==> inputs of v28 <==
==> flow/design.v (excerpt) <==
module tt_um_control_top #(
  parameter ADDRW = 24,
  parameter OPCODEW = 2,
  parameter REQ_QDEPTH = 4,
  parameter COMP_QDEPTH = 4
  ) (
    input  wire       ena,       
    input  wire       clk,       
    input  wire       rst_n,     
    input  wire [7:0] ui_in, 
    output wire [7:0] uo_out, 
    input  wire [7:0] uio_in,     
    output wire [7:0] uio_out, 
    output wire [7:0] uio_oe      
);
Settings: LEC_CHECK=0, ABC_AREA=1, CAP_MARGIN=0, CORE_ASPECT_RATIO=0.99, CORE_MARGIN=2, CORE_UTILIZATION=72, CTS_CLUSTER_DIAMETER=360, CTS_CLUSTER_SIZE=15, HOLD_SLACK_MARGIN=-0.09, PLACE_DENSITY_LB_ADDON=0.03, SETUP_SLACK_MARGIN=0.77, SLEW_MARGIN=20; clock period 3.26 ns.
run.sh (not shown) runs the stock make flow with config.mk's settings and CLKGATE_MAP_FILE=.
==> v18 (differences from v28) <==
==> flow/config.mk (replaced) <==
export PLATFORM = sky130hd
export DESIGN_NAME = tt_um_control_top
export DESIGN_NICKNAME = tt_um_control_top
export VERILOG_FILES = /design/flow/design.v
export SDC_FILE = /design/flow/constraint.sdc
export NUM_CORES = 4
export LEC_CHECK = 0
export ABC_AREA = 1
export CAP_MARGIN = 20
export CORE_MARGIN = 2
export CORE_UTILIZATION = 71
export PLACE_DENSITY = 0.37
export SLEW_MARGIN = 20
export TNS_END_PERCENT = 10
==> flow/constraint.sdc (replaced) <==
create_clock -name core_clock -period 7.34 [get_ports {clk}]
set_input_delay 1.4680 -clock core_clock [delete_from_list [all_inputs] [get_ports {clk}]]
set_output_delay 1.4680 -clock core_clock [all_outputs]
set_load 0.01 [all_outputs]
==> v23 (differences from v28) <==
==> flow/config.mk (replaced) <==
export PLATFORM = sky130hd
export DESIGN_NAME = tt_um_control_top
export DESIGN_NICKNAME = tt_um_control_top
export VERILOG_FILES = /design/flow/design.v
export SDC_FILE = /design/flow/constraint.sdc
export NUM_CORES = 4
export LEC_CHECK = 0
export CAP_MARGIN = 20
export CORE_MARGIN = 2
export CORE_UTILIZATION = 64
export SLEW_MARGIN = 20
==> flow/constraint.sdc (replaced) <==
create_clock -name core_clock -period 14.7 [get_ports {clk}]
set_input_delay 2.9400 -clock core_clock [delete_from_list [all_inputs] [get_ports {clk}]]
set_output_delay 2.9400 -clock core_clock [all_outputs]
set_load 0.01 [all_outputs]
==> run summary <==
The implementation run finished. The mapped netlist covers 37500 um^2. Leaving out buffers and inverters, the combinational logic in the layout accounts for 12600 um^2. For the worst reg-to-reg path, the startpoint reported by OpenROAD is req_queue_inst.aesReadIdx[1]. In the post-synthesis netlist, the biggest area contributors are sky130_fd_sc_hd__dfrtp_1, sky130_fd_sc_hd__nand2_1, sky130_fd_sc_hd__o21ai_0. The flow ran to the end and the layout has no timing, DRC or antenna violations.

Portion of total power attributed to the clock network landed at 31.1%. Effective utilization at floorplan landed at 71.6%. Tightest slew margin relative to the limit landed at 25.8%.

Counting the fill cells in the layout gives 3669. Number of gates on the worst path with buffers counted landed at 9. Buffer-and-inverter tally for the worst setup path landed at 3. Slew at the pin closest to its max-slew limit landed at 1.11 ns. Final weighted congestion of routability-driven global placement landed at 0.893.

In the post-synthesis netlist, the cell with the most instances is sky130_fd_sc_hd__nand2_1. Per the post-synthesis stats, the area per cell is 8.67 um^2. Setup slack on the worst reg-to-reg path comes out at 3.94 ns. Of the total power, registers draw 42.8%. Share of synthesized cell area in and, or, nand and nor gates landed at 16.4%.
The numbers above come from v18.

==> run summary <==
The implementation run finished. The flow ran to the end and the layout has no timing, DRC or antenna violations. For the pin with the worst max-slew slack, the measured transition is 1.08 ns. The synthesis report lists the most area-consuming cells as sky130_fd_sc_hd__dfrtp_1, sky130_fd_sc_hd__mux2_2, sky130_fd_sc_hd__edfxtp_1. Per the OpenROAD timing report, the critical path contains 8 cells. Part of the total power dissipated in sequential elements landed at 43.1%. Setup slack on the worst reg-to-reg path comes out at 11.71 ns. Area of combinational cells with multiple inputs landed at 12800 um^2.

Final-layout fill cell count landed at 3837. Tightest slew margin relative to the limit landed at 28.1%.
The numbers above come from v23.

==> run summary <==
The implementation run finished. The run finished with no timing, DRC or antenna violations. Along the critical path, the tally of buffer and inverter instances is 5. Portion of total power attributed to the clock network landed at 25.0%.

Ranked by total cell area, the synthesized netlist is headed by sky130_fd_sc_hd__dfrtp_1, sky130_fd_sc_hd__nand2_1, sky130_fd_sc_hd__o21ai_0. The synthesis stats list as the most numerous cell sky130_fd_sc_hd__nand2_1. Share of synthesized cell area in and, or, nand and nor gates landed at 16.4%.

The setup check on the worst reg-to-reg path leaves a slack of 0.84 ns. Post-synthesis cell area landed at 37500 um^2. Mean instance size in the synthesized netlist landed at 8.67 um^2. Final weighted congestion of routability-driven global placement landed at 0.899. Part of the total power dissipated in sequential elements landed at 43.9%. Before placement the cells fill 72.7% of the core. Final-layout fill cell count landed at 3449.
The numbers above come from v28.


---

==> v15: inputs <==
tt_um_control_top again, from the RTL that the note above started with.
export LEC_CHECK = 0
export ABC_AREA = 1
export CAP_MARGIN = 25
export CORE_ASPECT_RATIO = 0.64
export CORE_MARGIN = 5
export CORE_UTILIZATION = 40
export PLACE_DENSITY = 0.65
export SLEW_MARGIN = 20
create_clock -name core_clock -period 10.0 [get_ports {clk}]
==> v13: changes against v15 <==
ABC_AREA = unset   (was 1)
CAP_MARGIN = 20   (was 25)
CORE_ASPECT_RATIO = unset   (was 0.64)
CORE_MARGIN = 2   (was 5)
CORE_UTILIZATION = 71   (was 40)
PLACE_DENSITY = 0.37   (was 0.65)
==> flow/constraint.sdc (replaced) <==
create_clock -name core_clock -period 10.2 [get_ports {clk}]
set_input_delay 2.0400 -clock core_clock [delete_from_list [all_inputs] [get_ports {clk}]]
set_output_delay 2.0400 -clock core_clock [all_outputs]
set_load 0.01 [all_outputs]
==> tab_implementation.tex <==
% Synthesis and place-and-route results
\begin{tabular}{lr}
\hline
Metric & Value \\
\hline
\multicolumn{2}{l}{\textbf{Status}} \\
\quad Run status & complete, no violations \\
\multicolumn{2}{l}{\textbf{Finish}} \\
\quad Utilization after layout & roughly 45\% \\
\quad Number of clock-tree buffers in the layout & between 100 and 150 \\
\multicolumn{2}{l}{\textbf{Drt}} \\
\quad Routed wl met2 & around 41 mm \\
\quad Number of search-and-repair iterations in the first detailed-routing pass & 8 \\
\multicolumn{2}{l}{\textbf{Power}} \\
\quad P\_leak & between 15 and 20 nW \\
\quad Sequential share of power & between 40\% and 50\% \\
\multicolumn{2}{l}{\textbf{Timing}} \\
\quad Max Freq & $\sim$0.16 GHz \\
\quad Actual slew at the worst max-slew pin & approximately 1.1 ns \\
\multicolumn{2}{l}{\textbf{Die}} \\
\quad Chip area & around 0.10 mm\^{}2 \\
\multicolumn{2}{l}{\textbf{Logic synthesis}} \\
\quad Tally of unique sky130hd cells used after synthesis & 37 \\
\quad Sequential fraction of the synthesis area & about three fifths \\
\hline
\end{tabular}
# the run above: v15

==> tab_implementation.tex <==
% Synthesis and place-and-route results
\begin{tabular}{lr}
\hline
Metric & Value \\
\hline
\multicolumn{2}{l}{\textbf{Worst setup path}} \\
\quad Depth of the worst register-to-register path & 6 \\
\multicolumn{2}{l}{\textbf{CTS}} \\
\quad Number of hold buffers added after cts & 0 \\
\multicolumn{2}{l}{\textbf{Power}} \\
\quad Sequential share of power & around 44\% \\
\quad P\_leak & $\sim$18 nW \\
\multicolumn{2}{l}{\textbf{Timing}} \\
\quad Max Freq & between 0.15 and 0.2 GHz \\
\quad Actual slew at the worst max-slew pin & roughly 1.1 ns \\
\multicolumn{2}{l}{\textbf{Drt}} \\
\quad Routed wl met2 & approximately 42 mm \\
\quad Number of search-and-repair iterations in the first detailed-routing pass & 9 \\
\multicolumn{2}{l}{\textbf{Finish}} \\
\quad Synth-to-Final Area Change & 8.88\% \\
\quad Number of clock-tree buffers in the layout & about 130 \\
\quad Utilization after layout & roughly 80\% \\
\multicolumn{2}{l}{\textbf{Logic synthesis}} \\
\quad Sequential fraction of the synthesis area & between 60\% and 70\% \\
\multicolumn{2}{l}{\textbf{Status}} \\
\quad Run status & complete, no violations \\
\multicolumn{2}{l}{\textbf{Die}} \\
\quad Area of the core region & between 0.04 and 0.05 mm\^{}2 \\
\quad Chip area & 0.0523 mm\^{}2 \\
\hline
\end{tabular}
# the run above: v13


---

==> run P <==
Starting RTL as in the previous note.
==> flow/design.v (excerpt) <==
module tt_um_control_top #(
  parameter ADDRW = 24,
  parameter OPCODEW = 2,
  parameter REQ_QDEPTH = 4,
  parameter COMP_QDEPTH = 4
  ) (
    input  wire       ena,       
    input  wire       clk,       
    input  wire       rst_n,     
    input  wire [7:0] ui_in, 
    output wire [7:0] uo_out, 
    input  wire [7:0] uio_in,     
    output wire [7:0] uio_out, 
    output wire [7:0] uio_oe      
);
  wire [7:0] in_bus = ui_in | uio_in;
  wire mosi = in_bus[0];
  wire spi_clk = in_bus[1];
  wire cs_n = in_bus[2];
  wire bus_ready = in_bus[3];
  wire [2:0] ack_in = in_bus[6:4];   
  wire miso;
  wire [7:0] data_bus_out;
  wire data_bus_valid;
  wire [7:0] out_bus;
  assign out_bus[0] = miso;
  assign out_bus[6:1] = data_bus_out[6:1];
  assign out_bus[7] = data_bus_valid;
  assign uio_out = out_bus;
  assign uo_out = out_bus;
  assign uio_oe = 8'b0 & {8{&{1'b0, ena, in_bus[7], data_bus_out[7], data_bus_out[0], 
                              valid, serializer_err, curr_mode_top, counter_top}}};
  localparam AES_INSTRW = 3*ADDRW + OPCODEW;
  localparam SHA_INSTRW = 2*ADDRW + OPCODEW;
  wire valid;
  wire [OPCODEW-1:0] opcode;
  wire [ADDRW-1:0] key_addr;
  wire [ADDRW-1:0] text_addr;
  wire [ADDRW-1:0] dest_addr;
  wire req_q_valid;
  deserializer #(.ADDRW(ADDRW), .OPCODEW(OPCODEW)) 
  deserializer_inst(.clk(clk), .rst_n(rst_n), .spi_clk(spi_clk), .mosi(mosi), .cs_n(cs_n), 
                    .aes_ready_in(aes_queue_ready), .sha_ready_in(sha_queue_ready), 
                    .valid(valid), .opcode(opcode), .key_addr(key_addr), .text_addr(text_addr), 
                    .dest_addr(dest_addr), .valid_out(req_q_valid));
  wire aes_fsm_ready, sha_fsm_ready;
  ...
Settings: LEC_CHECK=0, CAP_MARGIN=20, CORE_MARGIN=2, CORE_UTILIZATION=72, CTS_CLUSTER_DIAMETER=66, CTS_CLUSTER_SIZE=14, HOLD_SLACK_MARGIN=-0.07, PLACE_DENSITY=0.36, SETUP_SLACK_MARGIN=0.87, SLEW_MARGIN=40; clock period 3.62 ns.
==> run M (differences from run P) <==
==> flow/config.mk (replaced) <==
export PLATFORM = sky130hd
export DESIGN_NAME = tt_um_control_top
export DESIGN_NICKNAME = tt_um_control_top
export VERILOG_FILES = /design/flow/design.v
export SDC_FILE = /design/flow/constraint.sdc
export NUM_CORES = 4
export LEC_CHECK = 0
export CAP_MARGIN = 20
export CORE_MARGIN = 2
export CORE_UTILIZATION = 40
export SLEW_MARGIN = 20
==> flow/constraint.sdc (replaced) <==
create_clock -name core_clock -period 10.0 [get_ports {clk}]
set_input_delay 2.0000 -clock core_clock [delete_from_list [all_inputs] [get_ports {clk}]]
set_output_delay 2.0000 -clock core_clock [all_outputs]
set_load 0.01 [all_outputs]
==> run D (differences from run P) <==
==> flow/config.mk (replaced) <==
export PLATFORM = sky130hd
export DESIGN_NAME = tt_um_control_top
export DESIGN_NICKNAME = tt_um_control_top
export VERILOG_FILES = /design/flow/design.v
export SDC_FILE = /design/flow/constraint.sdc
export NUM_CORES = 4
export LEC_CHECK = 0
export CAP_MARGIN = 20
export CORE_MARGIN = 2
export CORE_UTILIZATION = 8
export SLEW_MARGIN = 20
==> flow/constraint.sdc (replaced) <==
create_clock -name core_clock -period 14.7 [get_ports {clk}]
set_input_delay 2.9400 -clock core_clock [delete_from_list [all_inputs] [get_ports {clk}]]
set_output_delay 2.9400 -clock core_clock [all_outputs]
set_load 0.01 [all_outputs]
==> run K (differences from run P) <==
==> flow/config.mk (replaced) <==
export PLATFORM = sky130hd
export DESIGN_NAME = tt_um_control_top
export DESIGN_NICKNAME = tt_um_control_top
export VERILOG_FILES = /design/flow/design.v
export SDC_FILE = /design/flow/constraint.sdc
export NUM_CORES = 4
export LEC_CHECK = 0
export ABC_AREA = 1
export CAP_MARGIN = 0
export CORE_MARGIN = 2
export CORE_UTILIZATION = 72
export CTS_CLUSTER_DIAMETER = 396
export CTS_CLUSTER_SIZE = 14
export HOLD_SLACK_MARGIN = -0.09
export PLACE_DENSITY_LB_ADDON = 0.04
export SETUP_SLACK_MARGIN = 0.9
export SLEW_MARGIN = 40
export TNS_END_PERCENT = 5
==> flow/constraint.sdc (replaced) <==
create_clock -name core_clock -period 3.33 [get_ports {clk}]
set_input_delay 0.6660 -clock core_clock [delete_from_list [all_inputs] [get_ports {clk}]]
set_output_delay 0.6660 -clock core_clock [all_outputs]
set_load 0.01 [all_outputs]
==> run_results.csv <==
group,metric,value,unit
outcome,status,"complete, no violations",
detailed_routing,dr.max_layer_used,"met4",
global_route,gr-usage-met3,0.0291,
pwr,leakage,18.4,nW
floorplanning,die_y,303,µm
synth,yosys-top-cells-area,"dfrtp_1, mux2_2, edfxtp_1",
synth,yosys.area_share.aoi,0.122,
pwr,swShare,0.320,
sta,hold_viol,0,
floorplanning,taps,1165,
cts,clk_latency,0.64,ns
floorplanning,core,88600,µm²
# the run above: run M

==> run_results.csv <==
group,metric,value,unit
cts,clk_latency,0.62,ns
floorplanning,taps,664,
outcome,status,"complete, no violations",
floorplanning,core,49100,µm²
floorplanning,row_count,81,
global_route,gr-usage-met3,0.0603,
pwr,leakage,18.4,nW
synth,yosys.area_share.aoi,0.122,
sta,hold_viol,0,
synth,yosys-top-cells-area,"dfrtp_1, mux2_2, edfxtp_1",
# the run above: run P

==> run_results.csv <==
group,metric,value,unit
floorplanning,taps,5928,
synth,yosys-top-cells-area,"dfrtp_1, mux2_2, edfxtp_1",
cts,clk_latency,0.65,ns
sta,max_freq,149,MHz
detailed_routing,wl_met2,40700,µm
outcome,status,"complete, no violations",
global_route,gr-usage-met3,0.00784,
sta,tightest_slew,1.12,ns
synth,yosys.area_share.aoi,0.122,
pwr,swShare,0.324,
# the run above: run D

==> run_results.csv <==
group,metric,value,unit
outcome,status,"failed layout checks",
outcome,so_faults,"negative hold slack",
global_route,gr-usage-met3,0.0636,
sta,holdWs,-0.0502,ns
synth,yosys-top-cells-area,"dfrtp_1, nand2_1, o21ai_0",
cts,clk_latency,0.63,ns
floorplanning,core,51400,µm²
floorplanning,die_y,232,µm
sta,hold_viol,4,
pwr,leakage,19.6,nW
pwr,swShare,0.350,
floorplanning,taps,680,
# the run above: run K


---

==> 04-01: inputs <==
tt_um_control_top again, from the RTL that the note above started with.
Settings: LEC_CHECK=0, ABC_AREA=1, CAP_MARGIN=0, CORE_ASPECT_RATIO=0.9, CORE_MARGIN=2, CORE_UTILIZATION=72, CTS_CLUSTER_SIZE=14, HOLD_SLACK_MARGIN=-0.1, PLACE_DENSITY_LB_ADDON=0.03, SETUP_SLACK_MARGIN=0.81, SLEW_MARGIN=20; clock period 3.26 ns.
==> 07-16 (differences from 04-01) <==
Settings changed: CAP_MARGIN 0 to 20, CORE_ASPECT_RATIO 0.9 to not set, CTS_CLUSTER_SIZE 14 to 23, HOLD_SLACK_MARGIN -0.1 to 0.3, PLACE_DENSITY_LB_ADDON 0.03 to 0.2, SETUP_SLACK_MARGIN 0.81 to 0.89.
==> 03-10 (differences from 04-01) <==
Settings changed: CAP_MARGIN 0 to 20, CORE_ASPECT_RATIO 0.9 to not set, CORE_UTILIZATION 72 to 71, CTS_CLUSTER_SIZE 14 to not set, HOLD_SLACK_MARGIN -0.1 to not set, PLACE_DENSITY_LB_ADDON 0.03 to not set, SETUP_SLACK_MARGIN 0.81 to not set.
==> flow/constraint.sdc (replaced) <==
create_clock -name core_clock -period 4.64 [get_ports {clk}]
set_input_delay 0.9280 -clock core_clock [delete_from_list [all_inputs] [get_ports {clk}]]
set_output_delay 0.9280 -clock core_clock [all_outputs]
set_load 0.01 [all_outputs]
==> results.toml <==
# flow metrics
[floorplanning]
fp_util_pct = 72.9
core_mm2 = 0.0514
fp.dieW_um = 232

[sta]
fmax_ghz = 0.342
holdWs_ns = 0.290
rsz0062_at_grt = "true"

[routing]
drt_iter0_drc = 3678
routed-via-count = 30900

[pwr]
intPower_mw = 21.2
vdd_drop_max_mv = 0.560

[final_layout]
nClkBuffers = 126

[critical_path]
cp_cell_sequence = "ha_4 -> inv_8 -> nand3_4 -> o21ai_4 -> nor2_4 -> buf_6 -> nand2_2 -> inv_2 -> nand2_2 -> nand2_4 -> buf_6"
startpoint = "bus_arbiter_inst.curr_mode[0]"
r2r_end = "req_queue_inst.shaQueue[0][3]"

[status]
outcome = "finished clean"
That was 07-16.
==> results.toml <==
# flow metrics
[status]
outcome = "finished clean"

[routing]
drt.antenna.violating_nets = 0
routed-via-count = 29800

[logic_synthesis]
simple_gate_area_share_pct = 16.4

[final_layout]
nClkBuffers = 137
seq_area_mm2 = 0.0219

[pwr]
intPower_mw = 14.6
vdd_drop_max_mv = 0.433

[critical_path]
cp_cell_sequence = "inv_1 -> ha_1 -> inv_1 -> nand3_1 -> nand3_1 -> nand2_1 -> nor2_1 -> nor2_1 -> clkdlybuf4s50_1"
r2r_end = "req_queue_inst.shaQueue[3][10]"
startpoint = "bus_arbiter_inst.counter[0]"

[sta]
holdWs_ns = 0.132
rsz0062_at_grt = "false"

[floorplanning]
fp_util_pct = 71.6
fp.dieW_um = 234
That was 03-10.
==> results.toml <==
# flow metrics
[floorplanning]
fp.dieW_um = 245
core_mm2 = 0.0516
fp_util_pct = 72.7

[routing]
routed-via-count = 30700
m1WireLength_mm = 40.9
antenna_cells = 0
wl_met3_mm = 10.9

[sta]
rsz0062_at_grt = "true"
fin_ws_ns = 0.370
fmax_ghz = 0.346
finalHoldViolCount = 19
holdWs_ns = -0.0660

[pwr]
intPower_mw = 21.1
sequentialPowerShare_pct = 41.3
vdd_drop_max_mv = 0.596

[status]
outcome = "finished with violations"
so_faults = "hold timing"

[critical_path]
cp_cell_sequence = "inv_2 -> ha_4 -> inv_6 -> nand2_4 -> o21ai_4 -> nor2_4 -> buf_6 -> nand2_4 -> nor2_4 -> buf_6 -> buf_6"

[final_layout]
nClkBuffers = 124
That was 04-01.
Power is estimated from default activity; no workload was simulated.
